==> inputs of job 3956 <==
Design Risc_16_bit, start of the top module:
module Risc_16_bit(
 input clk,
 input rst,
 output [15:0] imem_addr,
 input  [15:0] imem_data,
 output        dmem_we,
 output [2:0]  dmem_addr,
 output [15:0] dmem_wdata
);
export LEC_CHECK = 0
export ABC_AREA = 1
export CAP_MARGIN = 40
export CORE_ASPECT_RATIO = 0.5
export CORE_MARGIN = 2
export CORE_UTILIZATION = 72
export CTS_CLUSTER_DIAMETER = 397
export CTS_CLUSTER_SIZE = 97
export PLACE_DENSITY_LB_ADDON = 0.3
export SETUP_SLACK_MARGIN = 0.08
export SLEW_MARGIN = 0
create_clock -name core_clock -period 1.3 [get_ports {clk}]
run.sh (not shown) runs the stock make flow with config.mk's settings and CLKGATE_MAP_FILE=.
==> job 3718 (differences from job 3956) <==
Settings changed: ABC_AREA 1 to default, CAP_MARGIN 40 to 20, CORE_ASPECT_RATIO 0.5 to default, CORE_UTILIZATION 72 to 40, CTS_CLUSTER_DIAMETER 397 to default, CTS_CLUSTER_SIZE 97 to default, PLACE_DENSITY_LB_ADDON 0.3 to default, SETUP_SLACK_MARGIN 0.08 to default, SLEW_MARGIN 0 to 20.
==> flow/constraint.sdc (replaced) <==
create_clock -name core_clock -period 6.33 [get_ports {clk}]
set_input_delay 1.2660 -clock core_clock [delete_from_list [all_inputs] [get_ports {clk}]]
set_output_delay 1.2660 -clock core_clock [all_outputs]
set_load 0.01 [all_outputs]
==> impl_metrics.yaml <==
# yosys + openroad results
outcome:
  outcome: "did not finish"
  stop_error: "[ERROR DPL-0033] detailed placement checks failed during check placement."
  lastStage: "detailed placement"
yosys:
  adder_share: 0.04618
  common_cells: "495 x nand2_1, 421 x nor2_1, 256 x edfxtp_1"
  yosys_area_sq_um: 18910
die:
  chipHeight_microns: 118.6
(the above is from job 3956)
==> impl_metrics.yaml <==
# flow metrics
die:
  chipHeight_microns: 224.9
yosys:
  common_cells: "285 x nor2_1, 256 x edfxtp_1, 206 x mux2i_1"
  yosys_area_sq_um: 19520
  adder_share: 0.04474
worst_hold_path:
  hold_start: "DU.pc_current[14]"
outcome:
  outcome: "finished clean"
(the above is from job 3718)

---

==> 02-28 <==
Risc_16_bit again, from the RTL that the note above started with.
Settings: LEC_CHECK=0, ABC_AREA=1, CAP_MARGIN=20, CORE_MARGIN=2, CORE_UTILIZATION=72, CTS_CLUSTER_SIZE=22, PLACE_DENSITY=0.79, SLEW_MARGIN=20; clock period 2.37 ns.
==> 04-22 (differences from 02-28) <==
- ABC_AREA: 1 -> unset
- CORE_UTILIZATION: 72 -> 52
- CTS_CLUSTER_SIZE: 22 -> unset
- GPL_ROUTABILITY_DRIVEN: unset -> 0
- PLACE_DENSITY: 0.79 -> unset
==> flow/constraint.sdc (replaced) <==
create_clock -name core_clock -period 6.4 [get_ports {clk}]
set_input_delay 1.2800 -clock core_clock [delete_from_list [all_inputs] [get_ports {clk}]]
set_output_delay 1.2800 -clock core_clock [all_outputs]
set_load 0.01 [all_outputs]
==> 12-26 (differences from 02-28) <==
- ABC_AREA: 1 -> unset
- CAP_MARGIN: 20 -> 40
- CELL_PAD_IN_SITES_GLOBAL_PLACEMENT: unset -> 0
- CORE_UTILIZATION: 72 -> 68
- CTS_CLUSTER_DIAMETER: unset -> 213
- CTS_CLUSTER_SIZE: 22 -> unset
- GPL_ROUTABILITY_DRIVEN: unset -> 0
- GPL_TIMING_DRIVEN: unset -> 1
- PLACE_DENSITY: 0.79 -> unset
- SETUP_SLACK_MARGIN: unset -> 0.26
- TNS_END_PERCENT: unset -> 70
==> flow/constraint.sdc (replaced) <==
create_clock -name core_clock -period 5.23 [get_ports {clk}]
set_input_delay 1.0460 -clock core_clock [delete_from_list [all_inputs] [get_ports {clk}]]
set_output_delay 1.0460 -clock core_clock [all_outputs]
set_load 0.01 [all_outputs]
==> comparison table <==
| metric | 02-28 | 12-26 | 04-22 |
|---|---|---|---|
| Result of the run | aborted with a tool error | aborted with a tool error | finished clean |
| Stage where the flow stopped | clock tree synthesis | global routing | - |
| Area fraction in and, or, nand and nor cells after synthesis | 0.281 | 0.174 | 0.174 |
| Cell chosen for the clock root | - | clkbuf_16 | clkbuf_16 |
| Aoi/oai-family share of the synthesized area | 0.125 | 0.116 | 0.116 |
| Row Count | 59 | 62 | 70 |
| Synthesized instance count | 2404 | 1856 | 1856 |
| Half-perimeter wire length after detailed placement | 52.6 mm | 50.3 mm | 49.0 mm |
| Per-instance average area after synthesis | 7.87 um^2 | 10.5 um^2 | 10.5 um^2 |
| Post-synthesis cell type with the largest instance count | nand2_1 | nor2_1 | nor2_1 |
| Count of unique library cells instantiated by Yosys | 57 | 100 | 100 |
| CTS-repair resized insts | - | 147 | 0 |
| Count of buffers added by post-CTS timing repair for setup | - | 43 | 0 |
| Total clock buffers created by CTS | - | 30 | 34 |
| # Cells Yosys | 2404 | 1856 | 1856 |
| Cell count after placement | 3133 | 2597 | 2556 |
| Area of the chip | 27600 um^2 | 30100 um^2 | 39100 um^2 |
